Design FPU_top_level, start of the top module:
module FPU_top_level
(
 input 	       clk,
 input 	       nrst,
 input  [31:0] floating_point1,
 input  [31:0] floating_point2,
 input  [2:0]  frm,
 input  [6:0]  funct7,
 output [31:0] floating_point_out,
 output [4:0]  flags
 );
Size in the first run: ~110 flip-flops.
export LEC_CHECK = 0
export CAP_MARGIN = 20
export CORE_MARGIN = 2
export CORE_UTILIZATION = 58
export SETUP_SLACK_MARGIN = -0.38
export SLEW_MARGIN = 20
create_clock -name core_clock -period 6.86 [get_ports {clk}]
run.sh (not shown) runs the stock make flow with config.mk's settings and CLKGATE_MAP_FILE=.
The first run finished but fails on setup timing.
Edit:
- CORE_UTILIZATION: 58 -> 53
- SETUP_SLACK_MARGIN: -0.38 -> not set
- clock period: 6.86 -> 5.18 ns (I/O delays scaled with it)
After rerunning: The changed run produced a layout that fails on setup timing. Global-route usage shrinks by 0.49 points. Wire length went up by roughly a tenth. Non-clock buffer count increases by 537. Worst hold slack is about the same. Area after synthesis stays the same. Sequential share of layout area is lower by 0.92 points. Cell area grows by about a fifth. Cell count rose by roughly a tenth. Utilization went up by 3.9 points. Clock-buffer cell count stays the same.
Edit:
- clock period: 5.18 -> 9.33 ns (I/O delays scaled with it)
Outcome:
- The new run ran to the end with no violations
- final area came out lower by about a fifth
- via count decreases by roughly a tenth
- clock-buffer cell count stays the same
- worst setup slack is better by 2.6 ns
- final cell count fell by about a fifth
- worst hold slack stays flat
- die area is unchanged
- synthesized cell count is unchanged
- register-to-register slack gets better by 3.3 ns
Edit:
- CORE_UTILIZATION: 53 -> 59
- clock period: 9.33 -> 5.18 ns (I/O delays scaled with it)
=> The new run did not get past 5_1_grt; synthesized area stays the same; die size went down by 10%; synthesized cell count stays the same.
Edit:
- CORE_UTILIZATION: 59 -> 57
- SETUP_SLACK_MARGIN: not set -> -0.53
- clock period: 5.18 -> 6.55 ns (I/O delays scaled with it)
Now the flow finished but failed the layout checks on setup timing.
Die area grows by 3.5%.
Area after synthesis is unchanged.
Synthesized cell count is unchanged.
Edit:
- CORE_UTILIZATION: 57 -> 40
- SETUP_SLACK_MARGIN: -0.53 -> not set
- clock period: 6.55 -> 10.0 ns (I/O delays scaled with it)
Outcome: The new run finished clean. Final cell count shrinks by about 1.2%. Clock-buffer cell count falls by 1. Global-route usage fell by 14 points.


FPU_top_level again, from the RTL that the note above started with.
Settings: LEC_CHECK=0, CAP_MARGIN=15, CELL_PAD_IN_SITES_GLOBAL_PLACEMENT=1, CORE_ASPECT_RATIO=1.59, CORE_MARGIN=4, CORE_UTILIZATION=47, CTS_CLUSTER_DIAMETER=224, CTS_CLUSTER_SIZE=43, GPL_ROUTABILITY_DRIVEN=1, GPL_TIMING_DRIVEN=1, HOLD_SLACK_MARGIN=-0.03, MAX_ROUTING_LAYER=met5, PLACE_DENSITY=0.67, SLEW_MARGIN=20, TNS_END_PERCENT=60; clock period 10.5 ns.
Edit:
==> flow/config.mk (replaced) <==
export PLATFORM = sky130hd
export DESIGN_NAME = FPU_top_level
export DESIGN_NICKNAME = FPU_top_level
export VERILOG_FILES = /design/flow/design.v
export SDC_FILE = /design/flow/constraint.sdc
export NUM_CORES = 4
export LEC_CHECK = 0
export CAP_MARGIN = 20
export CORE_MARGIN = 2
export CORE_UTILIZATION = 60
export CTS_CLUSTER_SIZE = 100
export SLEW_MARGIN = 20
==> flow/constraint.sdc (replaced) <==
create_clock -name core_clock -period 5.5 [get_ports {clk}]
set_input_delay 1.1000 -clock core_clock [delete_from_list [all_inputs] [get_ports {clk}]]
set_output_delay 1.1000 -clock core_clock [all_outputs]
set_load 0.01 [all_outputs]
Now the flow never finished: it broke off in global routing (ODB-0269).
Synthesized cell count does not change.
Die area goes down by 24%.
Area after synthesis is unchanged.
Edit:
--- a/flow/config.mk
+++ b/flow/config.mk
@@ -8,5 +8,5 @@
 export CAP_MARGIN = 20
 export CORE_MARGIN = 2
-export CORE_UTILIZATION = 60
-export CTS_CLUSTER_SIZE = 100
+export CORE_UTILIZATION = 56
+export SETUP_SLACK_MARGIN = 1.53
 export SLEW_MARGIN = 20
==> flow/constraint.sdc (replaced) <==
create_clock -name core_clock -period 5.18 [get_ports {clk}]
set_input_delay 1.0360 -clock core_clock [delete_from_list [all_inputs] [get_ports {clk}]]
set_output_delay 1.0360 -clock core_clock [all_outputs]
set_load 0.01 [all_outputs]
Outcome: Now the flow reached the layout checks and failed them: setup timing; synthesized cell count stays the same; die area goes up by 7.0%; area after synthesis is unchanged.
Edit:
--- a/flow/config.mk
+++ b/flow/config.mk
@@ -8,5 +8,5 @@
 export CAP_MARGIN = 20
 export CORE_MARGIN = 2
-export CORE_UTILIZATION = 56
-export SETUP_SLACK_MARGIN = 1.53
+export CORE_UTILIZATION = 57
+export SETUP_SLACK_MARGIN = 1.29
 export SLEW_MARGIN = 20
==> flow/constraint.sdc (replaced) <==
create_clock -name core_clock -period 9.5 [get_ports {clk}]
set_input_delay 1.9000 -clock core_clock [delete_from_list [all_inputs] [get_ports {clk}]]
set_output_delay 1.9000 -clock core_clock [all_outputs]
set_load 0.01 [all_outputs]
This time the run went through all stages and came out clean; critical path depth is lower by 2; final area is lower by about 19%; wire length is lower by about 7.5%.


## run A
Starting RTL as in the previous note.
// FPU_top_level
module FPU_top_level
(
 input 	       clk,
 input 	       nrst,
 input  [31:0] floating_point1,
 input  [31:0] floating_point2,
 input  [2:0]  frm,
 input  [6:0]  funct7,
 output [31:0] floating_point_out,
 output [4:0]  flags
 );
clock: 10.0 ns
lec_check: 0
cap_margin: 20
core_aspect_ratio: 0.5
core_margin: 2
core_utilization: 40
setup_slack_margin: -0.99
slew_margin: 20
Run A | status: complete | timing, DRC, antenna: pass
The inputs of run B differ from those of run A as listed below.
- setting CTS_CLUSTER_SIZE to 98 for the first time
- removing CORE_ASPECT_RATIO (formerly 0.5)
- setting PLACE_DENSITY to 0.7 for the first time
- setting CTS_CLUSTER_DIAMETER to 330 for the first time
- changing SLEW_MARGIN from 20 to 40
- changing SETUP_SLACK_MARGIN from -0.99 to -0.06
- setting TNS_END_PERCENT to 15 for the first time
- changing CORE_UTILIZATION from 40 to 63
### Flow results
On post-synthesis average cell area, run B and run A are neck and neck.
Number of placed instances, taps included: run B vs run A down 408
Sort run B and run A by amount of wire on met3 after detailed routing asc -> top: run A
Run B gives less layout clock buffer count than run A did.
Compared run B against run A; clock tree skew after final layout within noise.
Compared to run A, run B shows a narrower setup margin.
Compared with run A, critical path depth in run B decreased by a few percent.
The following lists how run C was set up differently from run B:
- SLEW_MARGIN: 40 -> 20
- SETUP_SLACK_MARGIN: -0.06 -> unset
- CORE_UTILIZATION: 63 -> 66
- TNS_END_PERCENT: 15 -> unset
- CTS_CLUSTER_SIZE: 98 -> unset
- CTS_CLUSTER_DIAMETER: 330 -> unset
- PLACE_DENSITY: 0.7 -> unset
- the clock period (ns, I/O delays scaled along): 10.0 -> 7.7
Run C -> stages 100% | layout checks FAIL | negative setup slack. Run B finished all stages; the layout is clean. Run C vs. run B: first-iteration DRC count went up by 782. Post-synthesis register bit count came out exactly the same in run B and run C. Against run B as the reference, run C delivers a lower critical-path maximum fanout. Relative to run B, the iteration tally of the first detailed-router pass of run C is higher by 2.
The following lists how run D was set up differently from run C:
- setting SETUP_SLACK_MARGIN to -0.43 for the first time
- setting CTS_CLUSTER_DIAMETER to 254 for the first time
- changing the clock period (ns, I/O delays scaled along) from 7.7 to 7.32
==> comparison <==
Nothing crashed in run D and all stages finished; the problem is that the final layout failed, the offending checks being negative setup slack.
The lower count of buffer and inverter cells on the critical path came out of run C.
Run D vs run C: least setup slack across all paths after layout down
From run C to run D, floorplan core area did not move at all.
Of the two values seen for critical path capture point, step1_to_step2[42] was produced by run D and step1_to_step2[17] by run C.
Relative to run C, the final cell count measured on run D has decreased slightly.
Global-route wire length before repair | run D above run C
